### run.sh
#!/bin/bash
# the make line also repeats each setting of config.mk as NAME=value (left out here)
make -C /OpenROAD-flow-scripts/flow DESIGN_CONFIG=/design/flow/config.mk WORK_HOME=/design/flow/orfs CLKGATE_MAP_FILE= finish
### design.v
module divfreq(clk, rst, clk1kHz);
input clk;
input rst;
output clk1kHz;
reg [20:0]count;
reg clk1kHz_q;
assign clk1kHz = (count >= 21'd24) && !clk1kHz_q;
always @(posedge clk)begin
	if (rst) begin
		count <= 0;
		clk1kHz_q <= 0;
	end else if(count < 24)begin
		count <= count + 1'd1;
	end else begin
		clk1kHz_q <= !clk1kHz_q;
		count <= 0;
	end
end
endmodule
module divfreq20(clk, rst, clk20Hz);
input clk;
input rst;
output clk20Hz;
reg [20:0]count20;
reg clk20Hz_q;
assign clk20Hz = (count20 >= 21'd249) && !clk20Hz_q;
always @(posedge clk)begin
	if (rst) begin
		count20 <= 0;
		clk20Hz_q <= 0;
	end else if(count20 < 249)begin
		count20 <= count20 + 1'd1;
	end else begin
		clk20Hz_q <= !clk20Hz_q;
		count20 <= 0;
	end
end
endmodule
module Barrido_filas(clk, rst, clk20Hz, fil);
	input clk;
	input rst;
	input clk20Hz;
	output reg [3:0] fil;
	reg [1:0] contador;
	always @(posedge clk) begin
		if (rst) begin
			contador <= 'b0;
			fil <= 'b0000;
		end else if (clk20Hz) begin
			case(contador)
				'b00: fil <= 'b1000;
				'b01: fil <= 'b0100;
				'b10: fil <= 'b0010;
				'b11: fil <= 'b0001;
			endcase
			contador <= contador + 'b1;
		end
	end
endmodule
module Comparador_col(clk, rst, fil, col, tecla);
	input clk;
	input rst;
	input [3:0]fil;
	input [3:0]col;
	output reg [3:0] tecla;
	reg [3:0] tecla_q;
	always @(*) begin
		tecla = tecla_q;
		if(col == 'b1000)begin  
			case(fil)
				'b1000: tecla = 'd15;
				'b0100: tecla = 'd1;
				'b0010: tecla = 'd4;
				'b0001: tecla = 'd7;
			default: tecla = 'd15;
			endcase
		end if (col == 'b0100)begin  
			case(fil)
				'b1000: tecla = 'd0;
				'b0100: tecla = 'd2;
				'b0010: tecla = 'd5;
				'b0001: tecla = 'd8;
			default: tecla = 'd15;
			endcase
		end if (col == 'b0010)begin  
			case(fil)
				'b1000: tecla = 'd14;
				'b0100: tecla = 'd3;
				'b0010: tecla = 'd6;
				'b0001: tecla = 'd9;
			default: tecla = 'd15;
			endcase
		end if (col == 'b0001)begin  
			case(fil)
				'b1000: tecla = 'd13;
				'b0100: tecla = 'd10;
				'b0010: tecla = 'd11;
				'b0001: tecla = 'd12;
			default: tecla = 'd15;
			endcase
		end
	end
	always @(posedge clk) begin
		if (rst) tecla_q <= 'd15;
		else tecla_q <= tecla;
	end
endmodule
module Conversor(tecla, CSseg);
	input [3:0] tecla;
	output reg [6:0] CSseg;
	parameter segmin = 7'b1111110;  
	parameter segplus = 7'b1101100;  
	parameter segdiv = 7'b1011011;  
	parameter segmult = 7'b1001000;  
	parameter seg0 = 7'b0000001;  
	parameter seg1 = 7'b1001111;  
	parameter seg2 = 7'b0010010;  
	parameter seg3 = 7'b0000110;  
	parameter seg4 = 7'b1001100;  
	parameter seg5 = 7'b0100100;  
	parameter seg6 = 7'b0100000;  
	parameter seg7 = 7'b0001111;  
	parameter seg8 = 7'b0000000;  
	parameter seg9 = 7'b0000100;  
	parameter segA = 7'b0001000;  
	parameter segb = 7'b1100000;  
	parameter segC = 7'b0110001;  
	parameter segd = 7'b1000010;  
	parameter segE = 7'b0110000;  
	parameter segF = 7'b0111000;  
	parameter sego = 7'b1100010;  
	parameter segh = 7'b1101000;  
	parameter segeq = 7'b1110110;  
	parameter nul = 7'b1111111; 
	always @(*)begin
			case(tecla)
				4'b0000: CSseg = seg0;
				4'b0001: CSseg = seg1;
				4'b0010: CSseg = seg2;
				4'b0011: CSseg = seg3;
				4'b0100: CSseg = seg4;
				4'b0101: CSseg = seg5;
				4'b0110: CSseg = seg6;
				4'b0111: CSseg = seg7;
				4'b1000: CSseg = seg8;
				4'b1001: CSseg = seg9;
				4'b1010: CSseg = segplus;
				4'b1011: CSseg = segmin;
				4'b1100: CSseg = segmult;
				4'b1101: CSseg = segdiv;
				4'b1110: CSseg = segeq;
				4'b1111: CSseg = nul;
			endcase
	end
endmodule
module Barrido_displays(clk, rst, btn, btnres, CSseg, clk1kHz, dres, signo_resultado, Sseg, anodos, Ssegnum1, Ssegnum2, operador, signo1);
	input clk;
	input rst;
	input btn;
	input btnres;
	input [6:0] CSseg;
	input clk1kHz;
	input [23:0] dres;
	input [1:0] signo_resultado;
	output reg [6:0] Sseg;
	output reg [7:0] anodos;
	output reg [20:0] Ssegnum1;
	output reg [20:0] Ssegnum2;
	output reg [6:0] operador;
	output reg [6:0] signo1;	
	reg [6:0] Sseg0;
	reg [6:0] Sseg1;
	reg [6:0] Sseg2;
	reg [6:0] Sseg3;
	reg [6:0] Sseg4;
	reg [6:0] Sseg5;
	reg [6:0] Sseg6;
	reg [6:0] Sseg7;
	parameter segmin = 7'b1111110;  
	parameter segplus = 7'b1101100;  
	parameter segdiv = 7'b1011011;  
	parameter segmult = 7'b1001000;  
	parameter seg0 = 7'b0000001;  
	parameter seg1 = 7'b1001111;  
	parameter seg2 = 7'b0010010;  
	parameter seg3 = 7'b0000110;  
	parameter seg4 = 7'b1001100;  
	parameter seg5 = 7'b0100100;  
	parameter seg6 = 7'b0100000;  
	parameter seg7 = 7'b0001111;  
	parameter seg8 = 7'b0000000;  
	parameter seg9 = 7'b0000100;  
	parameter segeq = 7'b1110110;  
	parameter nul = 7'b1111111; 
	reg [2:0]contadorbar;
	reg btnON;
	reg btnresON;
	reg estado;
	reg [2:0]posdisplay;
	always @(posedge clk) begin
	if (rst) begin
		contadorbar = 3'b0;
		Sseg0 = nul;
		Sseg1 = nul;
		Sseg2 = nul;
		Sseg3 = nul;
		Sseg4 = nul;
		Sseg5 = nul;
		Sseg6 = nul;
		Sseg7 = nul;
		btnON = 1'b0;
		btnresON = 'b0;
		estado = 'b0;
		posdisplay = 'b0;
		anodos <= 8'b11111111;
		Sseg <= nul;
		Ssegnum1 <= {nul, nul, nul};
		Ssegnum2 <= {nul, nul, nul};
		signo1 <= nul;
		operador <= nul;
	end else if (clk1kHz) begin
		if (btnres == 'b0 && btnresON == 'b0)begin
			estado = ~estado;
			btnresON = 'b1;
		end
		if (btnres == 'b1) begin
			btnresON = 'b0;
		end
		contadorbar = contadorbar + 1'b1;
		case(contadorbar)
			3'b000: begin anodos <= 8'b11111110; Sseg <= Sseg0; end
			3'b001: begin anodos <= 8'b11111101; Sseg <= Sseg1; end
			3'b010: begin anodos <= 8'b11111011; Sseg <= Sseg2; end
			3'b011: begin anodos <= 8'b11110111; Sseg <= Sseg3; end
			3'b100: begin anodos <= 8'b11101111; Sseg <= Sseg4; end
			3'b101: begin anodos <= 8'b11011111; Sseg <= Sseg5; end
			3'b110: begin anodos <= 8'b10111111; Sseg <= Sseg6; end
			3'b111: begin anodos <= 8'b01111111; Sseg <= Sseg7; end
		endcase
		if (estado == 0)begin
		if (btn == 'b0 && btnON == 'b0)begin
			posdisplay = posdisplay + 'b1;
			btnON = 'b1;
		end
		if (btn == 'b1) begin
			btnON = 'b0;
		end
		case(posdisplay)
			3'b000: Sseg7 = CSseg;
			3'b001: Sseg6 = CSseg;
			3'b010: Sseg5 = CSseg;
			3'b011: Sseg4 = CSseg;
			3'b100: Sseg3 = CSseg;
			3'b101: Sseg2 = CSseg;
			3'b110: Sseg1 = CSseg;
			3'b111: Sseg0 = CSseg;
		endcase 
		Ssegnum1 <= {Sseg6, Sseg5, Sseg4};
		Ssegnum2 <= {Sseg2, Sseg1, Sseg0};
		signo1 <= Sseg7;
		operador <= Sseg3;
		end
		if (estado == 1) begin
			if(signo_resultado == 2)begin
			Sseg0 = 7'b0110001;  
			Sseg1 = seg0;	 
			Sseg2 = 7'b0110001;	 
			Sseg3 = 7'b0110001;	 
			Sseg4 = 7'b0110000;	 
			Sseg5 = nul;
			Sseg6 = nul;
			Sseg7 = nul;
			end else begin
			case(dres[3:0])
				4'b0000: Sseg0 = seg0;
				4'b0001: Sseg0 = seg1;
				4'b0010: Sseg0 = seg2;
				4'b0011: Sseg0 = seg3;
				4'b0100: Sseg0 = seg4;
				4'b0101: Sseg0 = seg5;
				4'b0110: Sseg0 = seg6;
				4'b0111: Sseg0 = seg7;
				4'b1000: Sseg0 = seg8;
				4'b1001: Sseg0 = seg9;
				default: Sseg0 = nul;
			endcase
			case(dres[7:4])
				4'b0000: Sseg1 = seg0;
				4'b0001: Sseg1 = seg1;
				4'b0010: Sseg1 = seg2;
				4'b0011: Sseg1 = seg3;
				4'b0100: Sseg1 = seg4;
				4'b0101: Sseg1 = seg5;
				4'b0110: Sseg1 = seg6;
				4'b0111: Sseg1 = seg7;
				4'b1000: Sseg1 = seg8;
				4'b1001: Sseg1 = seg9;
				default: Sseg1 = nul;
			endcase
			case(dres[11:8])
				4'b0000: Sseg2 = seg0;
				4'b0001: Sseg2 = seg1;
				4'b0010: Sseg2 = seg2;
				4'b0011: Sseg2 = seg3;
				4'b0100: Sseg2 = seg4;
				4'b0101: Sseg2 = seg5;
				4'b0110: Sseg2 = seg6;
				4'b0111: Sseg2 = seg7;
				4'b1000: Sseg2 = seg8;
				4'b1001: Sseg2 = seg9;
				default: Sseg2 = nul;
			endcase
			case(dres[15:12])
				4'b0000: Sseg3 = seg0;
				4'b0001: Sseg3 = seg1;
				4'b0010: Sseg3 = seg2;
				4'b0011: Sseg3 = seg3;
				4'b0100: Sseg3 = seg4;
				4'b0101: Sseg3 = seg5;
				4'b0110: Sseg3 = seg6;
				4'b0111: Sseg3 = seg7;
				4'b1000: Sseg3 = seg8;
				4'b1001: Sseg3 = seg9;
				default: Sseg3 = nul;
			endcase
			case(dres[19:16])
				4'b0000: Sseg4 = seg0;
				4'b0001: Sseg4 = seg1;
				4'b0010: Sseg4 = seg2;
				4'b0011: Sseg4 = seg3;
				4'b0100: Sseg4 = seg4;
				4'b0101: Sseg4 = seg5;
				4'b0110: Sseg4 = seg6;
				4'b0111: Sseg4 = seg7;
				4'b1000: Sseg4 = seg8;
				4'b1001: Sseg4 = seg9;
				default: Sseg4 = nul;
			endcase
			case(dres[23:20])
				4'b0000: Sseg5 = seg0;
				4'b0001: Sseg5 = seg1;
				4'b0010: Sseg5 = seg2;
				4'b0011: Sseg5 = seg3;
				4'b0100: Sseg5 = seg4;
				4'b0101: Sseg5 = seg5;
				4'b0110: Sseg5 = seg6;
				4'b0111: Sseg5 = seg7;
				4'b1000: Sseg5 = seg8;
				4'b1001: Sseg5 = seg9;
				default: Sseg5 = nul;
			endcase
			if(signo_resultado == 0) begin
				Sseg6 = nul;
				Sseg7 = nul;
			end else begin 
				Sseg6 = segmin;
				Sseg7 = nul;
			end
			end		
		end
	end
	end
endmodule
module Ssegtobin (clk, rst, Ssegnum1, Ssegnum2, signo1, operador, num1, num2, sig1, oper);
	input clk;
	input rst;
	input [20:0] Ssegnum1;
	input [20:0] Ssegnum2;
	input [6:0] signo1;
	input [6:0] operador;
	output reg [9:0] num1;
	output reg [9:0] num2;
	output reg sig1;
	output reg [1:0] oper;
	reg [3:0] digit11;
	reg [3:0] digit12;
	reg [3:0] digit13;
	reg [3:0] digit21;
	reg [3:0] digit22;
	reg [3:0] digit23;
	parameter [6:0] segmin = 7'b1111110;  
	parameter [6:0] segplus = 7'b1101100;  
	parameter [6:0] segdiv = 7'b1011011;  
	parameter [6:0] segmult = 7'b1001000;  
	parameter [6:0] seg0 = 7'b0000001;  
	parameter [6:0] seg1 = 7'b1001111;  
	parameter [6:0] seg2 = 7'b0010010;  
	parameter [6:0] seg3 = 7'b0000110;  
	parameter [6:0] seg4 = 7'b1001100;  
	parameter [6:0] seg5 = 7'b0100100;  
	parameter [6:0] seg6 = 7'b0100000;  
	parameter [6:0] seg7 = 7'b0001111;  
	parameter [6:0] seg8 = 7'b0000000;  
	parameter [6:0] seg9 = 7'b0000100;  
	parameter [6:0] nul = 7'b1111111; 
	reg [3:0] digit11_q;
	reg [3:0] digit12_q;
	reg [3:0] digit13_q;
	reg [3:0] digit21_q;
	reg [3:0] digit22_q;
	reg [3:0] digit23_q;
	reg [1:0] oper_q;
	always @(posedge clk) begin
		if (rst) begin
			digit11_q <= 'b0;
			digit12_q <= 'b0;
			digit13_q <= 'b0;
			digit21_q <= 'b0;
			digit22_q <= 'b0;
			digit23_q <= 'b0;
			oper_q <= 'b0;
		end else begin
			digit11_q <= digit11;
			digit12_q <= digit12;
			digit13_q <= digit13;
			digit21_q <= digit21;
			digit22_q <= digit22;
			digit23_q <= digit23;
			oper_q <= oper;
		end
	end
	always @(*)begin
		digit11 = digit11_q;
		digit12 = digit12_q;
		digit13 = digit13_q;
		digit21 = digit21_q;
		digit22 = digit22_q;
		digit23 = digit23_q;
		oper = oper_q;
		case(Ssegnum1[6:0])
			seg0: digit13 = 'd0;
			seg1: digit13 = 'd1;
			seg2: digit13 = 'd2;
			seg3: digit13 = 'd3;
			seg4: digit13 = 'd4;
			seg5: digit13 = 'd5;
			seg6: digit13 = 'd6;
			seg7: digit13 = 'd7;
			seg8: digit13 = 'd8;
			seg9: digit13 = 'd9;
			default: ;
		endcase
		case(Ssegnum1[13:7])
			seg0: digit12 = 'd0;
			seg1: digit12 = 'd1;
			seg2: digit12 = 'd2;
			seg3: digit12 = 'd3;
			seg4: digit12 = 'd4;
			seg5: digit12 = 'd5;
			seg6: digit12 = 'd6;
			seg7: digit12 = 'd7;
			seg8: digit12 = 'd8;
			seg9: digit12 = 'd9;
			default: ;
		endcase
		case(Ssegnum1[20:14])
			seg0: digit11 = 'd0;
			seg1: digit11 = 'd1;
			seg2: digit11 = 'd2;
			seg3: digit11 = 'd3;
			seg4: digit11 = 'd4;
			seg5: digit11 = 'd5;
			seg6: digit11 = 'd6;
			seg7: digit11 = 'd7;
			seg8: digit11 = 'd8;
			seg9: digit11 = 'd9;
			default: ;
		endcase
		case(Ssegnum2[6:0])
			seg0: digit23 = 'd0;
			seg1: digit23 = 'd1;
			seg2: digit23 = 'd2;
			seg3: digit23 = 'd3;
			seg4: digit23 = 'd4;
			seg5: digit23 = 'd5;
			seg6: digit23 = 'd6;
			seg7: digit23 = 'd7;
			seg8: digit23 = 'd8;
			seg9: digit23 = 'd9;
			default: ;
		endcase
		case(Ssegnum2[13:7])
			seg0: digit22 = 'd0;
			seg1: digit22 = 'd1;
			seg2: digit22 = 'd2;
			seg3: digit22 = 'd3;
			seg4: digit22 = 'd4;
			seg5: digit22 = 'd5;
			seg6: digit22 = 'd6;
			seg7: digit22 = 'd7;
			seg8: digit22 = 'd8;
			seg9: digit22 = 'd9;
			default: ;
		endcase
		case(Ssegnum2[20:14])
			seg0: digit21 = 'd0;
			seg1: digit21 = 'd1;
			seg2: digit21 = 'd2;
			seg3: digit21 = 'd3;
			seg4: digit21 = 'd4;
			seg5: digit21 = 'd5;
			seg6: digit21 = 'd6;
			seg7: digit21 = 'd7;
			seg8: digit21 = 'd8;
			seg9: digit21 = 'd9;
			default: ;
		endcase
		case(operador)
			segplus: oper = 'd0;
			segmin:  oper = 'd1;
			segmult: oper = 'd2;
			segdiv:  oper = 'd3;
			default: ;
		endcase
		sig1 = (signo1 == nul) ? 'd0:'d1;
		num1 = (digit11 * 'd100) + (digit12 * 'd10) + digit13;
		num2 = (digit21 * 'd100) + (digit22 * 'd10) + digit23;
	end
endmodule
module Operacion (num1, num2, sig1, oper, resultado, signo_resultado);
	input [9:0]num1;
	input [9:0]num2;
	input sig1;
	input [1:0]oper;
	output reg [19:0] resultado;
	output reg [1:0] signo_resultado;
	always @(*)begin
		resultado = 'd0;
		signo_resultado = 'd0;
		case(oper)
			'd0: begin	if (sig1 == 0) begin  
						resultado = num1 + num2;
						signo_resultado = 'd0;
					end else begin
						if (num1 > num2)begin
							resultado = num1 - num2;
							signo_resultado = 'd1;
						end else begin
							resultado = num2 - num1;
							signo_resultado = 'd0;
						end
					end
				end
			'd1: begin	if (sig1 == 1) begin  
						resultado = num1 + num2;
						signo_resultado = 'd1;
					end else begin
						if (num2 > num1)begin
							resultado = num2 - num1;
							signo_resultado = 'd1;
						end else begin
							resultado = num1 - num2;
							signo_resultado = 'd0;
						end
					end
				end
			'd2: begin resultado = num1*num2;
							if (sig1 == 0) begin  
								signo_resultado = 'd0;
							end else signo_resultado = 'd1;
			end
			'd3: begin if(num2 != 0 && num1 % num2 == 0) begin  
								resultado = num1/num2;
								if (sig1 == 0) begin  
									signo_resultado = 'd0;
								end else signo_resultado = 'd1;	
							end else signo_resultado = 'd2;
			end
		endcase
	end
endmodule
module Digitos_result (resultado, dres);
	input [19:0] resultado;
	output reg [23:0] dres;
	integer i;
	reg [43:0] sh;
	always @(*)begin
		sh = {24'd0, resultado};
		for (i = 0; i < 20; i = i + 1) begin
			if (sh[23:20] >= 5) sh[23:20] = sh[23:20] + 4'd3;
			if (sh[27:24] >= 5) sh[27:24] = sh[27:24] + 4'd3;
			if (sh[31:28] >= 5) sh[31:28] = sh[31:28] + 4'd3;
			if (sh[35:32] >= 5) sh[35:32] = sh[35:32] + 4'd3;
			if (sh[39:36] >= 5) sh[39:36] = sh[39:36] + 4'd3;
			if (sh[43:40] >= 5) sh[43:40] = sh[43:40] + 4'd3;
			sh = sh << 1;
		end
		dres = sh[43:20];
	end
endmodule
module Calculator2_0(clk, rst, col, btn, btnres, fil, Sseg, anodos);
	input clk;
	input rst;
	input [3:0] col;
	input btn;
	input btnres;
	output [3:0] fil;
	output [6:0] Sseg;
	output [7:0] anodos;
	wire clk1kHz;
	wire clk20Hz;
	wire [3:0]tecla;
	wire [20:0] Ssegnum1;
	wire [20:0] Ssegnum2;
	wire [6:0] signo1;
	wire [6:0] operador;
	wire [9:0] num1;
	wire [9:0] num2;
	wire sig1;
	wire [1:0] oper;
	wire [19:0] resultado;
	wire [1:0] signo_resultado;
	wire [23:0] dres;
	wire [6:0] CSseg;
	divfreq div(clk, rst, clk1kHz);
	divfreq20 div20(clk, rst, clk20Hz);
	Barrido_filas barfil(clk, rst, clk20Hz, fil);
	Comparador_col comp(clk, rst, fil, col, tecla);
	Conversor print(tecla, CSseg);
	Barrido_displays bardisp(clk, rst, btn, btnres, CSseg, clk1kHz, dres, signo_resultado, Sseg, anodos, Ssegnum1, Ssegnum2, operador, signo1);
	Ssegtobin convsegtobin(clk, rst, Ssegnum1, Ssegnum2, signo1, operador, num1, num2, sig1, oper);
	Operacion op(num1, num2, sig1, oper, resultado, signo_resultado);
	Digitos_result digres(resultado, dres);
endmodule
### config.mk
export PLATFORM = sky130hd
export DESIGN_NAME = Calculator2_0
export DESIGN_NICKNAME = Calculator2_0
export VERILOG_FILES = /design/flow/design.v
export SDC_FILE = /design/flow/constraint.sdc
export NUM_CORES = 4
export LEC_CHECK = 0
export ABC_AREA = 0
export CAP_MARGIN = 15
export CELL_PAD_IN_SITES_DETAIL_PLACEMENT = 2
export CELL_PAD_IN_SITES_GLOBAL_PLACEMENT = 3
export CORE_ASPECT_RATIO = 1.12
export CORE_MARGIN = 6
export CORE_UTILIZATION = 41
export GPL_ROUTABILITY_DRIVEN = 1
export MAX_ROUTING_LAYER = met5
export MIN_ROUTING_LAYER = met1
export PLACE_DENSITY = 0.37
export SETUP_SLACK_MARGIN = -2.0
export SLEW_MARGIN = 20
export TNS_END_PERCENT = 45
### constraint.sdc
create_clock -name core_clock -period 81.4 [get_ports {clk}]
set_input_delay 16.2800 -clock core_clock [delete_from_list [all_inputs] [get_ports {clk}]]
set_output_delay 16.2800 -clock core_clock [all_outputs]
set_load 0.01 [all_outputs]
==> impl_metrics.csv, run 1 <==
group,metric,value,unit
die,initial_utilization,41.4,%
die,die_width,364,um
die,die_y,407,um
synthesis,adder_share,17.6,%
status,error_line,"[ERROR DPL-0033] detailed placement checks failed during check placement.",
synthesis,top_cells_by_count,"nand2_1 (838), nor2_1 (706), ha_1 (680)",
synthesis,top_logic_kind,"AND-OR/OR-AND gates",
synthesis,ys_sh_aoi,31.7,%
synthesis,ys_cells,7700,
synthesis,simple_gate_share,26.5,%
die,ios,27,
placement,routabilityCongestion,0.944,
synthesis,synthXorXnorAreaFrac,4.97,%
synthesis,edf_count,0,
synthesis,synth_top_area_share,14.9,%
status,flow.stopped_at,"3_5_place_dp",
die,dieArea,148000,um2
placement,io_buffers,26,
die,coreArea,138000,um2
synthesis,numSynthFlops,288,
synthesis,synth_top_cell_by_count,"nand2_1",
synthesis,topCellsByArea,"ha_1 (15%), dfxtp_1 (10%), nand2_1 (5.5%)",
synthesis,avgSynthCellArea,7.41,um2
synthesis,async_reset_ff_share,0,%
synthesis,mux_share,4.24,%
die,rows,144,
synthesis,synth_warnings,9,
synthesis,largest_area_cell,"ha_1",
synthesis,postSynthSeqShare,10.1,%
synthesis,yosys_area,57000,um2
synthesis,synth.distinct_cells,193,
synthesis,syn-cell-area,57000,um2
synthesis,netlist_instances,7700,
synthesis,flop_cell,"dfxtp_1",
status,status,"aborted with a tool error",
## through the flow
step / instances / hold WS (ps) / setup WS, ps / instance area, um2
after floorplan: 7760 / 414 / -13330 / 59000
after global placement: 11688 / 423 / -7500 / 77700
==> run 2, diff against run 1 <==
- ABC_AREA: 0 -> unset
- CAP_MARGIN: 15 -> 20
- CELL_PAD_IN_SITES_DETAIL_PLACEMENT: 2 -> unset
- CELL_PAD_IN_SITES_GLOBAL_PLACEMENT: 3 -> unset
- CORE_ASPECT_RATIO: 1.12 -> unset
- CORE_MARGIN: 6 -> 2
- CORE_UTILIZATION: 41 -> 9
- GPL_ROUTABILITY_DRIVEN: 1 -> unset
- MAX_ROUTING_LAYER: met5 -> unset
- MIN_ROUTING_LAYER: met1 -> unset
- PLACE_DENSITY: 0.37 -> unset
- SETUP_SLACK_MARGIN: -2.0 -> unset
- TNS_END_PERCENT: 45 -> unset
- clock period: 81.4 -> 113.0 ns (I/O delays scaled with it)
==> impl_metrics.csv, run 2 <==
group,metric,value,unit
clocking,cts_htree_levels,1,
final_timing,worstMarginPinSlew,1110,ps
die,rows,292,
setup_path,cp_slowest_cell,"dfxtp_1",
setup_path,crit_type,"reg2reg",
final_timing,hold_viol_final,0,
setup_path,cp_top_family,"AND-OR/OR-AND gates",
die,die_y,800,um
synthesis,synth_top_area_share,14.9,%
setup_path,path_common_cell,"o21a_1",
setup_path,r2r-end,"bardisp.Sseg3[2]$_SDFFE_PP1P_",
setup_path,crit_path_start_kind,"flop",
synthesis,async_reset_ff_share,0,%
run,warnings,100,
detailed_routing,ant_nets,0,
synthesis,simple_gate_share,26.5,%
synthesis,numSynthFlops,288,
global_route,grt_pass1_vias,54805,
final_timing,maxSlewViolCount,0,
clocking,cts_hold_buf,0,
setup_path,arrival,106010,ps
die,ios,27,
detailed_routing,firstDrtPassIters,8,
synthesis,avgSynthCellArea,7.41,um2
setup_path,reg2regPathDepth,521,
die,coreArea,632000,um2
hold_path,hp-start,"comp.tecla_q[2]$_DFF_P_",
detailed_routing,dr_total_vias,58496,
die,dieArea,640000,um2
run,drv_cap,0,
synthesis,synth.distinct_cells,193,
clocking,cts.reportedPaths.clkPinSlew,70,ps
setup_path,crit_fanout,20,
cells_and_area,final_core_util,11.0,%
setup_path,r2r_setup_slack,7490,ps
global_route,grt_usage,5.08,%
synthesis,flop_cell,"dfxtp_1",
synthesis,adder_share,17.6,%
synthesis,mux_share,4.24,%
placement,io_buffers,26,
status,status,"timing/DRC/antenna clean",
global_route,antenna_found_initial,1,
setup_path,crit_start,"bardisp.Ssegnum2[2]$_SDFFE_PP1P_",
synthesis,ys_cells,7700,
synthesis,synthXorXnorAreaFrac,4.97,%
synthesis,top_logic_kind,"AND-OR/OR-AND gates",
detailed_routing,drtIter0Drc,4370,
global_route,grt_max_degree,104,
detailed_routing,totalWireLength,174000,um
clocking,cts_tree,"yes",
placement,routabilityCongestion,0.891,
die,die_width,800,um
clocking,cts_buffer_depth,3,
final_timing,clock_skew,26.7,ps
cells_and_area,fin_nets,8478,
clocking,numCtsBuffers,28,
hold_path,hold_path.class,"reg2reg",
synthesis,syn-cell-area,57000,um2
final_timing,fmaxAchievable,9.48,MHz
synthesis,largest_area_cell,"ha_1",
hold_path,hold_path_depth,2,
synthesis,yosys_area,57000,um2
synthesis,edf_count,0,
setup_path,worst-path-buf-inv,39,
setup_path,cp.depth,521,
die,initial_utilization,9.03,%
detailed_routing,drc_errors,0,
synthesis,top_cells_by_count,"nand2_1 (838), nor2_1 (706), ha_1 (680)",
hold_path,hold_end,"comp.tecla_q[2]$_DFF_P_",
synthesis,ys_sh_aoi,31.7,%
cells_and_area,synthToLayoutAreaGrowth,21.7,%
final_timing,fin_crit_sh,93.4,%
synthesis,postSynthSeqShare,10.1,%
setup_path,endpoint,"bardisp.Sseg3[2]$_SDFFE_PP1P_",
setup_path,max_stage_delay,690,ps
global_route,grt_pass1_wl,282000,um
synthesis,topCellsByArea,"ha_1 (15%), dfxtp_1 (10%), nand2_1 (5.5%)",
setup_path,crit_required,113500,ps
clocking,clockRootBuffer,"clkbuf_16",
placement,place_hpwl,136000,um
clocking,cts.sinks,288,
detailed_routing,vias_per_cell,3.63,
setup_path,r2r_start,"bardisp.Ssegnum2[2]$_SDFFE_PP1P_",
detailed_routing,wl_per_cell,10.8,um
global_route,overflow,0,
cells_and_area,fill_cells,73184,
final_timing,finalSetupViolCount,0,
clocking,clk_latency,570,ps
synthesis,synth_top_cell_by_count,"nand2_1",
setup_path,end_kind,"flop",
synthesis,synth_warnings,9,
synthesis,netlist_instances,7700,
final_timing,maxSlewHeadroom,26.0,%
final_timing,final.min_clock_period,105510,ps
final_timing,hold_ws,455,ps
-- run 2: area by class of cell --
| class | count | area (um2) | area share, % |
|---|---|---|---|
| diodes | 1 | 2.50 | 0.00361 |
| clock buffers | 36 | 751 | 1.08 |
| flip-flops and latches | 288 | 5770 | 8.31 |
| repair buffers | 179 | 1450 | 2.09 |
| multi-input cells | 6837 | 49400 | 71.1 |
| inverters | 380 | 1430 | 2.06 |
| clock inverters | 14 | 171 | 0.247 |
| well taps | 8379 | 10500 | 15.1 |
-- run 2: repair_timing --
action	in CTS	in global routing
setup buffers	0	59
gates resized	3	111
pin swaps	0	18
endpoints found under the setup margin	15	42
gates cloned	0	6
-- run 2: per-layer routing --
layer | part of all wire (%) | track usage (%)
met5 | 0 | 0
met4 | 3.0 | 1.39
met3 | 4.2 | 0.252
met2 | 48 | 9.10
met1 | 45 | 6.59
-- run 2: through the flow --
step	worst slack (ps)	cells	instance area (um2)	TNS [ps]
after detailed placement	98.4	15998	67400	0
after floorplan	8330	7760	57300	0
after global placement	1890	15998	67400	0
after CTS	243	16048	68400	0
after global routing	-380	16113	69400	-4070
final	7490	16114	69400	0
==> run 3, diff against run 2 <==
- CAP_MARGIN: 20 -> 10
- CORE_ASPECT_RATIO: unset -> 1.37
- CORE_UTILIZATION: 9 -> 60
- GPL_ROUTABILITY_DRIVEN: unset -> 1
- HOLD_SLACK_MARGIN: unset -> -0.07
- MAX_ROUTING_LAYER: unset -> met4
- MIN_ROUTING_LAYER: unset -> met1
- clock period: 113.0 -> 83.2 ns (I/O delays scaled with it)
==> impl_metrics.csv, run 3 <==
group,metric,value,unit
die,dieArea,97600,um2
clocking,cts_htree_levels,1,
synthesis,numSynthFlops,288,
synthesis,netlist_instances,7700,
die,initial_utilization,60.4,%
clocking,clockRootBuffer,"clkbuf_16",
clocking,cts_buffer_depth,3,
synthesis,yosys_area,57000,um2
clocking,numCtsBuffers,23,
status,status,"aborted with a tool error",
die,coreArea,94500,um2
die,die_y,365,um
placement,io_buffers,26,
synthesis,async_reset_ff_share,0,%
global_route,overflow,87,
synthesis,top_cells_by_count,"nand2_1 (838), nor2_1 (706), ha_1 (680)",
synthesis,flop_cell,"dfxtp_1",
synthesis,synth_top_area_share,14.9,%
synthesis,synthXorXnorAreaFrac,4.97,%
placement,place_hpwl,175000,um
synthesis,mux_share,4.24,%
synthesis,top_logic_kind,"AND-OR/OR-AND gates",
placement,routabilityCongestion,1.03,
synthesis,simple_gate_share,26.5,%
synthesis,ys_cells,7700,
synthesis,adder_share,17.6,%
status,error_line,"[ERROR GRT-0116] Global routing finished with congestion. Check the congestion regions in the DRC Viewer.",
synthesis,topCellsByArea,"ha_1 (15%), dfxtp_1 (10%), nand2_1 (5.5%)",
synthesis,edf_count,0,
synthesis,synth_warnings,9,
die,rows,132,
synthesis,synth.distinct_cells,193,
die,ios,27,
synthesis,postSynthSeqShare,10.1,%
die,die_width,267,um
synthesis,avgSynthCellArea,7.41,um2
clocking,cts.sinks,288,
synthesis,ys_sh_aoi,31.7,%
status,flow.stopped_at,"5_1_grt",
synthesis,syn-cell-area,57000,um2
synthesis,largest_area_cell,"ha_1",
synthesis,synth_top_cell_by_count,"nand2_1",
global_route,grt_usage,71.1,%
-- run 3: timing repair --
item | CTS
cloned | 1
hold buffers | 0
buffers inserted | 515
setup endpoints to repair | 42
pin swaps | 299
gates resized | 311
-- run 3: per-layer routing --
layer / GRT overflow / track usage, %
met3: 4 / 52.0
met1: 11 / 67.6
met4: 26 / 68.9
met2: 46 / 90.9
met5: - / -
-- run 3: stage by stage --
step	hold slack (ps)	setup TNS [ps]	cell area (um2)	std cells	setup WS, ps
after floorplan	414	-466680	59300	7760	-11530
after global placement	429	-201630	76100	10987	-4980
after detailed placement	437	-326650	76100	10987	-7930
after CTS	453	-172650	82300	11536	-4390
==> run 4, diff against run 3 <==
- ABC_AREA: unset -> 1
- CORE_ASPECT_RATIO: 1.37 -> 0.62
- CORE_UTILIZATION: 60 -> 72
- CTS_CLUSTER_SIZE: unset -> 72
- MAX_ROUTING_LAYER: met4 -> unset
- PLACE_DENSITY_LB_ADDON: unset -> 0.01
- SETUP_SLACK_MARGIN: unset -> -2.0
- TNS_END_PERCENT: unset -> 80
- clock period: 83.2 -> 48.7 ns (I/O delays scaled with it)
==> impl_metrics.csv, run 4 <==
group,metric,value,unit
status,status,"aborted with a tool error",
status,flow.stopped_at,"4_1_cts",
status,error_line,"[ERROR DPL-0038] Utilization greater than 100%, impossible to legalize",
synthesis,netlist_instances,9809,
synthesis,ys_sh_aoi,14.5,%
placement,place_ws,-32160,ps
synthesis,yosys_area,62300,um2
synthesis,numSynthFlops,288,
synthesis,synth.distinct_cells,104,
synthesis,synthXorXnorAreaFrac,6.13,%
die,rows,84,
synthesis,edf_count,0,
placement,io_buffers,26,
synthesis,top_logic_kind,"simple AND/OR/NAND/NOR gates",
synthesis,synth_top_area_share,13.6,%
synthesis,syn-cell-area,62300,um2
die,ios,27,
placement,routabilityCongestion,1.21,
synthesis,async_reset_ff_share,0,%
synthesis,largest_area_cell,"ha_1",
placement,place_hpwl,230000,um
synthesis,simple_gate_share,41.5,%
die,die_y,236,um
synthesis,postSynthSeqShare,9.25,%
synthesis,avgSynthCellArea,6.36,um2
synthesis,topCellsByArea,"ha_1 (14%), nand2_1 (13%), dfxtp_1 (9.2%)",
die,coreArea,85200,um2
synthesis,flop_cell,"dfxtp_1",
synthesis,top_cells_by_count,"nand2_1 (2192), inv_1 (1434), nor2_1 (787)",
synthesis,adder_share,16.1,%
die,initial_utilization,73.1,%
synthesis,synth_warnings,9,
placement,placedCellCount,13058,
die,die_width,378,um
synthesis,mux_share,0.0722,%
die,dieArea,89000,um2
synthesis,ys_cells,9809,
synthesis,synth_top_cell_by_count,"nand2_1",
-- run 4: metrics by stage --
| stage | instance area, um2 |
|---|---|
| after floorplan | 64900 |
| after global placement | 81500 |
| after detailed placement | 81500 |
==> run 5, diff against run 4 <==
- ABC_AREA: 1 -> unset
- CAP_MARGIN: 10 -> 20
- CORE_ASPECT_RATIO: 0.62 -> unset
- CORE_UTILIZATION: 72 -> 40
- CTS_CLUSTER_SIZE: 72 -> unset
- GPL_ROUTABILITY_DRIVEN: 1 -> unset
- HOLD_SLACK_MARGIN: -0.07 -> unset
- MIN_ROUTING_LAYER: met1 -> unset
- PLACE_DENSITY_LB_ADDON: 0.01 -> unset
- SETUP_SLACK_MARGIN: -2.0 -> unset
- TNS_END_PERCENT: 80 -> unset
- clock period: 48.7 -> 157.0 ns (I/O delays scaled with it)
==> impl_metrics.csv, run 5 <==
group,metric,value,unit
setup_path,crit_required,157470,ps
setup_path,crit_start,"bardisp.Ssegnum2[19]$_SDFFE_PP1P_",
final_timing,tns,0,ps
detailed_routing,drtIter0Drc,4428,
clocking,cts-resized-gates,0,
final_timing,clock_skew,41.7,ps
global_route,overflow,0,
synthesis,synth_warnings,9,
global_route,antenna_found_initial,0,
detailed_routing,dr_total_vias,57859,
detailed_routing,totalWireLength,176000,um
final_timing,rsz0062_at_grt,"false",
clocking,clockRootBuffer,"clkbuf_16",
final_timing,hold_ws,455,ps
hold_path,hold_end,"convsegtobin.digit11_q[3]$_DFF_P_",
global_route,grt_usage,23.2,%
clocking,cts_tree,"yes",
clocking,cts.sinks,288,
die,dieArea,146000,um2
placement,place_hpwl,139000,um
run,drv_cap,0,
die,die_width,382,um
clocking,cts_htree_levels,1,
setup_path,crit_path_start_kind,"flop",
synthesis,avgSynthCellArea,7.41,um2
setup_path,endpoint,"bardisp.Sseg5[5]$_SDFFE_PP1P_",
cells_and_area,fill_cells,14668,
setup_path,crit_fanout,30,
setup_path,cp_top_family,"AND-OR/OR-AND gates",
setup_path,cp_slowest_cell,"o32ai_1",
setup_path,max_stage_delay,960,ps
setup_path,cp.depth,512,
final_timing,hold_viol_final,0,
clocking,numCtsBuffers,27,
final_timing,worstMarginPinSlew,1140,ps
setup_path,arrival,117990,ps
synthesis,top_logic_kind,"AND-OR/OR-AND gates",
setup_path,r2r_setup_slack,39480,ps
setup_path,reg2regPathDepth,512,
synthesis,synth_top_area_share,14.9,%
detailed_routing,wl_per_cell,18.5,um
cells_and_area,synthToLayoutAreaGrowth,5.50,%
hold_path,hold_path.class,"reg2reg",
setup_path,crit_type,"reg2reg",
synthesis,largest_area_cell,"ha_1",
final_timing,final.min_clock_period,117520,ps
detailed_routing,drc_errors,0,
clocking,cts_hold_buf,0,
synthesis,netlist_instances,7700,
clocking,post_cts_buffers,0,
die,initial_utilization,40.3,%
global_route,grt_pass1_vias,54195,
detailed_routing,antenna_cells_inserted,0,
setup_path,path_common_cell,"o21a_1",
die,ios,27,
status,status,"timing/DRC/antenna clean",
hold_path,hp-start,"convsegtobin.digit11_q[3]$_DFF_P_",
global_route,grt_pass1_wl,286000,um
detailed_routing,firstDrtPassIters,9,
setup_path,end_kind,"flop",
synthesis,simple_gate_share,26.5,%
synthesis,top_cells_by_count,"nand2_1 (838), nor2_1 (706), ha_1 (680)",
detailed_routing,vias_per_cell,6.06,
hold_path,hold_path_depth,2,
die,coreArea,142000,um2
synthesis,synthXorXnorAreaFrac,4.97,%
final_timing,fin_crit_sh,74.9,%
synthesis,async_reset_ff_share,0,%
run,warnings,97,
placement,io_buffers,26,
final_timing,fmaxAchievable,8.51,MHz
final_timing,finalSetupViolCount,0,
final_timing,maxSlewViolCount,0,
synthesis,synth.distinct_cells,193,
synthesis,adder_share,17.6,%
setup_path,r2r_start,"bardisp.Ssegnum2[19]$_SDFFE_PP1P_",
setup_path,r2r-end,"bardisp.Sseg5[5]$_SDFFE_PP1P_",
synthesis,topCellsByArea,"ha_1 (15%), dfxtp_1 (10%), nand2_1 (5.5%)",
synthesis,numSynthFlops,288,
clocking,cts.reportedPaths.clkPinSlew,70,ps
placement,routabilityCongestion,0.940,
clocking,clk_latency,600,ps
cells_and_area,fin_nets,8399,
synthesis,flop_cell,"dfxtp_1",
synthesis,postSynthSeqShare,10.1,%
global_route,grt_max_degree,96,
synthesis,syn-cell-area,57000,um2
final_timing,maxSlewHeadroom,24.3,%
synthesis,synth_top_cell_by_count,"nand2_1",
die,die_y,382,um
setup_path,worst-path-buf-inv,33,
synthesis,yosys_area,57000,um2
clocking,cts_buffer_depth,3,
die,rows,138,
synthesis,mux_share,4.24,%
synthesis,ys_cells,7700,
synthesis,ys_sh_aoi,31.7,%
detailed_routing,ant_nets,0,
synthesis,edf_count,0,
## run 5: per-layer routing
metal / GRT usage [%] / vias to the layer above / wire length, um
met4: 4.55 / 0 / 3700
met3: 1.35 / 199 / 7680
met1: 31.8 / 27444 / 82800
li1: - / 28838 / -
met2: 39.9 / 1378 / 81900
met5: 0 / - / 0
## run 5: layout make-up
class | instances | area [um2] | area share, %
multi-input cells | 6831 | 48800 | 81.1
inverters | 380 | 1430 | 2.37
repair buffers | 107 | 878 | 1.46
well taps | 1890 | 2360 | 3.93
clock inverters | 20 | 264 | 0.439
flip-flops and latches | 288 | 5770 | 9.58
clock buffers | 29 | 693 | 1.15
## run 5: through the flow
stage          setup slack (ps)  instances  utilization, %  instance area (um2)
2_1_floorplan             52330       7760               -                57300
3_3_place_gp              44890       9496            41.8                59200
3_5_place_dp              41010       9496            41.8                59200
4_1_cts                   40630       9545            42.5                60200
5_1_grt                   29210       9545            42.5                60200
6_report                  39480       9545            42.5                60200
==> run 6, diff against run 5 <==
- ABC_AREA: unset -> 0
- CAP_MARGIN: 20 -> 15
- CELL_PAD_IN_SITES_GLOBAL_PLACEMENT: unset -> 3
- CORE_ASPECT_RATIO: unset -> 1.12
- CORE_MARGIN: 2 -> 6
- CORE_UTILIZATION: 40 -> 41
- GPL_ROUTABILITY_DRIVEN: unset -> 1
- MAX_ROUTING_LAYER: unset -> met5
- MIN_ROUTING_LAYER: unset -> met1
- PLACE_DENSITY: unset -> 0.37
- SETUP_SLACK_MARGIN: unset -> -2.0
- TNS_END_PERCENT: unset -> 95
- clock period: 157.0 -> 115.0 ns (I/O delays scaled with it)
==> impl_metrics.csv, run 6 <==
group,metric,value,unit
final_timing,finalWorstSetupSlack,6310,ps
clocking,numCtsBuffers,31,
synthesis,top_cells_by_count,"nand2_1 (838), nor2_1 (706), ha_1 (680)",
die,die_width,364,um
synthesis,simple_gate_share,26.5,%
die,ios,27,
setup_path,crit_path_start_kind,"flop",
final_timing,clock_skew,30.2,ps
detailed_routing,totalWireLength,193000,um
clocking,cts_htree_levels,1,
detailed_routing,dr_total_vias,57912,
global_route,grt_usage,24.6,%
cells_and_area,final_core_util,44.3,%
detailed_routing,firstDrtPassIters,6,
synthesis,mux_share,4.24,%
detailed_routing,antenna_cells_inserted,0,
synthesis,adder_share,17.6,%
global_route,grt_max_degree,68,
clocking,cts_buffer_depth,3,
die,dieArea,148000,um2
hold_path,hp-start,"convsegtobin.digit13_q[1]$_DFF_P_",
setup_path,cp_top_family,"AND-OR/OR-AND gates",
cells_and_area,fin_cells,9551,
setup_path,max_stage_delay,640,ps
global_route,grt_pass1_vias,54867,
final_timing,final.min_clock_period,108690,ps
global_route,antenna_found_initial,0,
setup_path,crit_required,115550,ps
synthesis,top_logic_kind,"AND-OR/OR-AND gates",
final_timing,finalSetupViolCount,0,
clocking,cts.sinks,288,
setup_path,endpoint,"bardisp.Sseg3[2]$_SDFFE_PP1P_",
cells_and_area,fin_nets,8466,
synthesis,flop_cell,"dfxtp_1",
final_timing,maxSlewViolCount,0,
die,die_y,407,um
setup_path,r2r_start,"bardisp.Ssegnum2[19]$_SDFFE_PP1P_",
synthesis,largest_area_cell,"ha_1",
synthesis,yosys_area,57000,um2
final_timing,tns,0,ps
placement,place_ws,-893,ps
setup_path,r2r-end,"bardisp.Sseg3[2]$_SDFFE_PP1P_",
detailed_routing,drtIter0Drc,3656,
synthesis,edf_count,0,
global_route,grt_pass1_wl,303000,um
detailed_routing,ant_nets,0,
synthesis,topCellsByArea,"ha_1 (15%), dfxtp_1 (10%), nand2_1 (5.5%)",
synthesis,syn-cell-area,57000,um2
synthesis,synth_warnings,9,
placement,io_buffers,26,
setup_path,r2r_setup_slack,6310,ps
detailed_routing,drc_errors,0,
clocking,clockRootBuffer,"clkbuf_16",
final_timing,fin_crit_sh,94.5,%
setup_path,crit_fanout,22,
detailed_routing,wl_per_cell,20.2,um
synthesis,avgSynthCellArea,7.41,um2
setup_path,end_kind,"flop",
synthesis,ys_cells,7700,
placement,placedCellCount,9442,
final_timing,maxSlewHeadroom,23.8,%
placement,routabilityCongestion,0.902,
clocking,clk_latency,630,ps
placement,place_hpwl,154000,um
final_timing,hold_viol_final,0,
global_route,overflow,0,
setup_path,cp.depth,529,
die,coreArea,138000,um2
final_timing,worstMarginPinSlew,1140,ps
synthesis,numSynthFlops,288,
synthesis,synth.distinct_cells,193,
setup_path,worst-path-buf-inv,40,
setup_path,cp_slowest_cell,"or4_4",
status,status,"timing/DRC/antenna clean",
cells_and_area,synthToLayoutAreaGrowth,6.94,%
synthesis,synth_top_area_share,14.9,%
hold_path,hold_path_depth,2,
run,drv_cap,0,
setup_path,path_common_cell,"o21a_1",
detailed_routing,vias_per_cell,6.06,
setup_path,reg2regPathDepth,529,
run,warnings,99,
setup_path,crit_type,"reg2reg",
setup_path,arrival,109240,ps
clocking,cts.reportedPaths.clkPinSlew,70,ps
hold_path,hold_path.class,"reg2reg",
synthesis,async_reset_ff_share,0,%
setup_path,crit_start,"bardisp.Ssegnum2[19]$_SDFFE_PP1P_",
synthesis,synthXorXnorAreaFrac,4.97,%
final_timing,fmaxAchievable,9.20,MHz
synthesis,postSynthSeqShare,10.1,%
synthesis,netlist_instances,7700,
die,rows,144,
hold_path,hold_end,"convsegtobin.digit13_q[1]$_DFF_P_",
clocking,cts_tree,"yes",
synthesis,synth_top_cell_by_count,"nand2_1",
die,initial_utilization,41.4,%
synthesis,ys_sh_aoi,31.7,%
==> run 6: metrics by stage <==
stage                     hold WS, ps  cell area (um2)
after floorplan                   414            57300
after global placement            428            59200
after detailed placement          433            59200
after CTS                         451            60300
after global routing              483            61000
final                             453            61000
==> run 6: per-layer routing <==
layer  GRT usage, %  vias up  routed length (um)
met5              0        -                   0
met4           3.56        0                3010
met3           1.81      186                7040
met2           44.5     1116               93600
met1           33.0    27637               89600
li1               -    28973                   -
==> run 6: layout make-up <==
cell class,count,area (um2)
Multi-Input combinational cell,6833,49100
Clock buffer,40,850
Sequential cell,288,5770
Clock inverter,17,225
Inverter,380,1430
Tap cell,1825,2280
Timing Repair Buffer,168,1350
Fill cell,14472,76800
==> run 6: timing repair <==
item | CTS | global route
setup endpoints to repair | 0 | 42
resized | 0 | 67
buffers inserted | 0 | 49
endpoints found under the hold margin | 0 | 0
hold buffers | 0 | 0
==> run 7, diff against run 6 <==
- ABC_AREA: 0 -> unset
- CAP_MARGIN: 15 -> 10
- CORE_ASPECT_RATIO: 1.12 -> 0.62
- CORE_MARGIN: 6 -> 2
- HOLD_SLACK_MARGIN: unset -> -0.07
- MAX_ROUTING_LAYER: met5 -> unset
- MIN_ROUTING_LAYER: met1 -> met2
- PLACE_DENSITY: 0.37 -> unset
- PLACE_DENSITY_LB_ADDON: unset -> 0.01
- SETUP_SLACK_MARGIN: -2.0 -> 5.0
- SLEW_MARGIN: 20 -> 5
- TNS_END_PERCENT: 95 -> unset
==> impl_metrics.csv, run 7 <==
group,metric,value,unit
status,status,"timing/DRC/antenna clean",
setup_path,end_kind,"flop",
die,dieArea,142000,um2
hold_path,hold_path.class,"reg2reg",
synthesis,adder_share,17.6,%
synthesis,synth.distinct_cells,193,
synthesis,mux_share,4.24,%
die,ios,27,
final_timing,maxSlewHeadroom,4.60,%
global_route,grt_usage,45.3,%
run,warnings,97,
setup_path,r2r_start,"bardisp.Ssegnum2[14]$_SDFFE_PP1P_",
setup_path,crit_required,115490,ps
detailed_routing,drc_errors,0,
setup_path,max_stage_delay,700,ps
detailed_routing,totalWireLength,224000,um
final_timing,final.min_clock_period,105180,ps
synthesis,synthXorXnorAreaFrac,4.97,%
detailed_routing,drtIter0Drc,13900,
synthesis,synth_top_cell_by_count,"nand2_1",
final_timing,hold_viol_final,0,
detailed_routing,dr_total_vias,84271,
synthesis,edf_count,0,
die,coreArea,138000,um2
detailed_routing,vias_per_cell,8.69,
setup_path,cp.depth,531,
synthesis,synth_top_area_share,14.9,%
setup_path,reg2regPathDepth,531,
clocking,cts_tree,"yes",
die,initial_utilization,41.4,%
synthesis,synth_warnings,9,
setup_path,crit_fanout,20,
cells_and_area,synthToLayoutAreaGrowth,10.4,%
synthesis,netlist_instances,7700,
placement,place_hpwl,162000,um
final_timing,finalSetupViolCount,0,
synthesis,yosys_area,57000,um2
final_timing,fmaxAchievable,9.51,MHz
detailed_routing,firstDrtPassIters,27,
synthesis,avgSynthCellArea,7.41,um2
hold_path,hp-start,"convsegtobin.digit13_q[1]$_DFF_P_",
die,die_y,298,um
setup_path,crit_path_start_kind,"flop",
run,drv_cap,0,
setup_path,cp_slowest_cell,"a21oi_4",
placement,placedCellCount,9496,
global_route,grt_max_degree,62,
die,die_width,478,um
setup_path,cp_top_family,"AND-OR/OR-AND gates",
synthesis,ys_sh_aoi,31.7,%
setup_path,r2r-end,"bardisp.Sseg5[6]$_SDFFE_PP1P_",
cells_and_area,fin_nets,8569,
cells_and_area,fin_cells,9699,
clocking,clk_latency,640,ps
global_route,grt_pass1_vias,89552,
setup_path,worst-path-buf-inv,53,
global_route,overflow,0,
final_timing,maxSlewViolCount,0,
synthesis,async_reset_ff_share,0,%
final_timing,worstMarginPinSlew,1430,ps
detailed_routing,ant_nets,0,
final_timing,hold_ws,451,ps
synthesis,top_cells_by_count,"nand2_1 (838), nor2_1 (706), ha_1 (680)",
hold_path,hold_end,"convsegtobin.digit13_q[1]$_DFF_P_",
synthesis,syn-cell-area,57000,um2
global_route,antenna_found_initial,2,
final_timing,clock_skew,20.8,ps
synthesis,largest_area_cell,"ha_1",
synthesis,ys_cells,7700,
cells_and_area,final_area,63000,um2
clocking,cts.sinks,288,
cells_and_area,fill_cells,13986,
final_timing,fin_crit_sh,91.5,%
setup_path,endpoint,"bardisp.Sseg5[6]$_SDFFE_PP1P_",
clocking,cts.reportedPaths.clkPinSlew,80,ps
final_timing,rsz0062_at_grt,"false",
clocking,cts_htree_levels,1,
clocking,cts_buffer_depth,3,
global_route,grt_pass1_wl,340000,um
placement,place_ws,-899,ps
hold_path,hold_path_depth,2,
final_timing,finalWorstSetupSlack,9820,ps
detailed_routing,wl_per_cell,23.1,um
synthesis,topCellsByArea,"ha_1 (15%), dfxtp_1 (10%), nand2_1 (5.5%)",
synthesis,top_logic_kind,"AND-OR/OR-AND gates",
setup_path,arrival,105670,ps
setup_path,crit_start,"bardisp.Ssegnum2[14]$_SDFFE_PP1P_",
setup_path,r2r_setup_slack,9820,ps
placement,place_area,59500,um2
placement,routabilityCongestion,1.04,
synthesis,simple_gate_share,26.5,%
die,rows,107,
clocking,numCtsBuffers,26,
placement,io_buffers,26,
setup_path,crit_type,"reg2reg",
clocking,clockRootBuffer,"clkbuf_16",
setup_path,path_common_cell,"o21a_1",
synthesis,postSynthSeqShare,10.1,%
synthesis,flop_cell,"dfxtp_1",
synthesis,numSynthFlops,288,
[run 7: stage by stage]
stage          setup TNS (ps)  utilization, %
2_1_floorplan               0               -
5_1_grt                     0            45.7
4_1_cts                     0            44.1
6_report                    0            45.7
3_5_place_dp           -15320            43.2
3_3_place_gp                0            43.2
[run 7: cell type report]
cell class | count | area (um2) | area share, %
antenna | 21 | 52.6 | 0.0834
multi-input combinational | 6835 | 50200 | 79.7
tap | 1853 | 2320 | 3.68
clock buffer | 36 | 748 | 1.19
timing repair buffer | 274 | 2230 | 3.55
inverter | 380 | 1430 | 2.27
sequential | 288 | 5780 | 9.17
clock inverter | 12 | 220 | 0.350
[run 7: what timing repair did]
action                                  CTS  global route
cloned                                    1             5
setup buffers                            21           103
hold buffers                              0             0
resized                                  31           268
endpoints found under the setup margin   42            42
pin swaps                                 8            79
[run 7: metal layers]
layer  up-vias  share of wire [%]  global-route usage (%)
met3      2455                 50                    74.0
met4       214                7.2                    6.64
met5         -                2.6                    41.1
li1      28901                  -                       -
met1     29072                  0                       -
met2     23629                 40                    41.6
==> run 8, diff against run 7 <==
- CAP_MARGIN: 10 -> 20
- CELL_PAD_IN_SITES_DETAIL_PLACEMENT: unset -> 2
- CORE_ASPECT_RATIO: 0.62 -> 0.99
- CORE_UTILIZATION: 41 -> 48
- CTS_CLUSTER_DIAMETER: unset -> 58
- CTS_CLUSTER_SIZE: unset -> 66
- GPL_ROUTABILITY_DRIVEN: 1 -> unset
- GPL_TIMING_DRIVEN: unset -> 0
- HOLD_SLACK_MARGIN: -0.07 -> unset
- MIN_ROUTING_LAYER: met2 -> met1
- PLACE_DENSITY: unset -> 0.55
- PLACE_DENSITY_LB_ADDON: 0.01 -> unset
- SETUP_SLACK_MARGIN: 5.0 -> -2.0
- SLEW_MARGIN: 5 -> 20
- TNS_END_PERCENT: unset -> 25
- clock period: 115.0 -> 121.0 ns (I/O delays scaled with it)
==> impl_metrics.csv, run 8 <==
group,metric,value,unit
die,die_width,350,um
synthesis,adder_share,17.6,%
synthesis,mux_share,4.24,%
synthesis,synth_top_area_share,14.9,%
synthesis,topCellsByArea,"ha_1 (15%), dfxtp_1 (10%), nand2_1 (5.5%)",
synthesis,syn-cell-area,57000,um2
die,dieArea,122000,um2
synthesis,avgSynthCellArea,7.41,um2
synthesis,netlist_instances,7700,
synthesis,postSynthSeqShare,10.1,%
synthesis,largest_area_cell,"ha_1",
synthesis,synthXorXnorAreaFrac,4.97,%
synthesis,synth.distinct_cells,193,
synthesis,flop_cell,"dfxtp_1",
status,flow.stopped_at,"3_1_place_gp_skip_io",
synthesis,top_logic_kind,"AND-OR/OR-AND gates",
synthesis,top_cells_by_count,"nand2_1 (838), nor2_1 (706), ha_1 (680)",
die,initial_utilization,48.5,%
synthesis,ys_sh_aoi,31.7,%
status,status,"aborted with a tool error",
synthesis,simple_gate_share,26.5,%
status,error_line,"[ERROR GPL-0301] Utilization 108.251 % exceeds 100%.",
synthesis,synth_top_cell_by_count,"nand2_1",
die,rows,125,
synthesis,numSynthFlops,288,
synthesis,ys_cells,7700,
synthesis,edf_count,0,
die,die_y,347,um
synthesis,async_reset_ff_share,0,%
synthesis,synth_warnings,9,
synthesis,yosys_area,57000,um2
die,coreArea,118000,um2
==> run 9, diff against run 8 <==
- CELL_PAD_IN_SITES_DETAIL_PLACEMENT: 2 -> unset
- CELL_PAD_IN_SITES_GLOBAL_PLACEMENT: 3 -> unset
- CORE_ASPECT_RATIO: 0.99 -> unset
- CORE_UTILIZATION: 48 -> 66
- CTS_CLUSTER_DIAMETER: 58 -> unset
- CTS_CLUSTER_SIZE: 66 -> unset
- GPL_TIMING_DRIVEN: 0 -> unset
- MAX_ROUTING_LAYER: unset -> met4
- MIN_ROUTING_LAYER: met1 -> unset
- PLACE_DENSITY: 0.55 -> unset
- SETUP_SLACK_MARGIN: -2.0 -> -1.23
- TNS_END_PERCENT: 25 -> unset
- clock period: 121.0 -> 86.7 ns (I/O delays scaled with it)
==> impl_metrics.csv, run 9 <==
group,metric,value,unit
setup_path,r2r-end,"bardisp.Sseg3[2]$_SDFFE_PP1P_",
detailed_routing,firstDrtPassIters,9,
cells_and_area,fin_cells,10387,
global_route,grt_usage,43.8,%
die,dieArea,88800,um2
die,die_width,298,um
clocking,numCtsBuffers,30,
final_timing,fin_crit_sh,106,%
synthesis,flop_cell,"dfxtp_1",
setup_path,crit_type,"reg2reg",
synthesis,simple_gate_share,26.5,%
setup_path,cp_slowest_cell,"or4_4",
global_route,grt_util_met3,6.53,%
synthesis,top_cells_by_count,"nand2_1 (838), nor2_1 (706), ha_1 (680)",
clocking,cts_buffer_depth,3,
synthesis,adder_share,17.6,%
setup_path,crit_required,87200,ps
detailed_routing,drc_errors,0,
synthesis,postSynthSeqShare,10.1,%
synthesis,avgSynthCellArea,7.41,um2
setup_path,crit_start,"bardisp.Ssegnum2[12]$_SDFFE_PP1P_",
synthesis,netlist_instances,7700,
clocking,cts_hold_buf,0,
run,drv_cap,0,
die,die_y,298,um
setup_path,endpoint,"bardisp.Sseg3[2]$_SDFFE_PP1P_",
synthesis,ys_sh_aoi,31.7,%
hold_path,hold_path.class,"reg2reg",
setup_path,max_stage_delay,510,ps
final_timing,finalSetupViolCount,42,
cells_and_area,fin_nets,9984,
global_route,grt_max_degree,104,
synthesis,synth_top_area_share,14.9,%
synthesis,numSynthFlops,288,
setup_path,worst-path-buf-inv,55,
final_timing,worstMarginPinSlew,1210,ps
clocking,cts_tree,"yes",
die,rows,107,
final_timing,finalWorstSetupSlack,-5060,ps
synthesis,ys_cells,7700,
final_timing,fmaxAchievable,10.9,MHz
final_timing,hold_viol_final,0,
clocking,cts.sinks,288,
detailed_routing,wl_per_cell,19.6,um
synthesis,largest_area_cell,"ha_1",
cells_and_area,synthToLayoutAreaGrowth,29.6,%
global_route,grt_pass1_vias,67736,
hold_path,hp-start,"convsegtobin.digit11_q[3]$_DFF_P_",
die,initial_utilization,66.8,%
setup_path,cp_top_family,"AND-OR/OR-AND gates",
setup_path,end_kind,"flop",
setup_path,r2r_start,"bardisp.Ssegnum2[12]$_SDFFE_PP1P_",
synthesis,top_logic_kind,"AND-OR/OR-AND gates",
status,status,"failed layout checks",
setup_path,arrival,92260,ps
final_timing,final.min_clock_period,91760,ps
placement,placedCellCount,10226,
synthesis,synth.distinct_cells,193,
placement,io_buffers,26,
setup_path,crit_fanout,10,
clocking,clockRootBuffer,"clkbuf_16",
setup_path,crit_path_start_kind,"flop",
global_route,busiest_layer,"met2",
detailed_routing,ant_nets,0,
synthesis,synthXorXnorAreaFrac,4.97,%
setup_path,path_common_cell,"o21a_1",
synthesis,yosys_area,57000,um2
die,ios,27,
run,warnings,104,
final_timing,rsz0062_at_grt,"true",
hold_path,hold_path_depth,2,
cells_and_area,fill_cells,5068,
final_timing,maxSlewHeadroom,19.0,%
placement,place_hpwl,151000,um
global_route,overflow,0,
global_route,antenna_found_initial,2,
final_timing,clock_skew,24.4,ps
placement,routabilityCongestion,1.06,
global_route,grtUsageMet1,48.8,%
detailed_routing,dr_total_vias,69262,
global_route,use_met2,75.1,%
synthesis,edf_count,0,
synthesis,async_reset_ff_share,0,%
synthesis,synth_top_cell_by_count,"nand2_1",
hold_path,hold_end,"convsegtobin.digit11_q[3]$_DFF_P_",
detailed_routing,vias_per_cell,6.67,
synthesis,syn-cell-area,57000,um2
clocking,cts_htree_levels,1,
cells_and_area,final_core_util,86.5,%
clocking,clk_latency,590,ps
final_timing,maxSlewViolCount,0,
synthesis,synth_warnings,9,
setup_path,r2r_setup_slack,-5060,ps
die,coreArea,85400,um2
clocking,cts.reportedPaths.clkPinSlew,70,ps
setup_path,cp.depth,531,
detailed_routing,totalWireLength,203000,um
setup_path,reg2regPathDepth,531,
synthesis,mux_share,4.24,%
global_route,grt_pass1_wl,324000,um
synthesis,topCellsByArea,"ha_1 (15%), dfxtp_1 (10%), nand2_1 (5.5%)",
detailed_routing,drtIter0Drc,6939,
status,so.violations,"negative setup slack",
-- run 9: metal layers --
layer,vias to the layer above,routed length [um]
met4,0,13400
li1,32032,-
met3,1205,17300
met1,32246,76500
met5,-,0
met2,3779,96000
-- run 9: area by class of cell --
class / count / area, um2 / share of cell area, %
multi-input cells: 6831 / 51400 / 69.5
repair buffers: 1689 / 12800 / 17.4
flip-flops and latches: 288 / 5780 / 7.82
inverters: 380 / 1430 / 1.94
well taps: 1144 / 1430 / 1.94
clock buffers: 38 / 841 / 1.14
clock inverters: 15 / 193 / 0.261
diodes: 2 / 5.00 / 0.00677
-- run 9: through the flow --
stage / setup slack, ps / area [um2] / hold WS (ps) / TNS, ps
floorplan: -8030 / 59300 / 414 / -319680
global placement: -865 / 71100 / 433 / -25600
detailed placement: -4830 / 71100 / 442 / -191160
CTS: -3640 / 73000 / 458 / -137260
global route: -9390 / 73900 / 478 / -383520
finish: -5060 / 73900 / 460 / -197730
-- run 9: repair_timing --
item                                    CTS  global route
gates resized                            63           124
setup buffers                            67            47
endpoints found under the setup margin   42            42
gates cloned                              0             0
pin swaps                                54           111
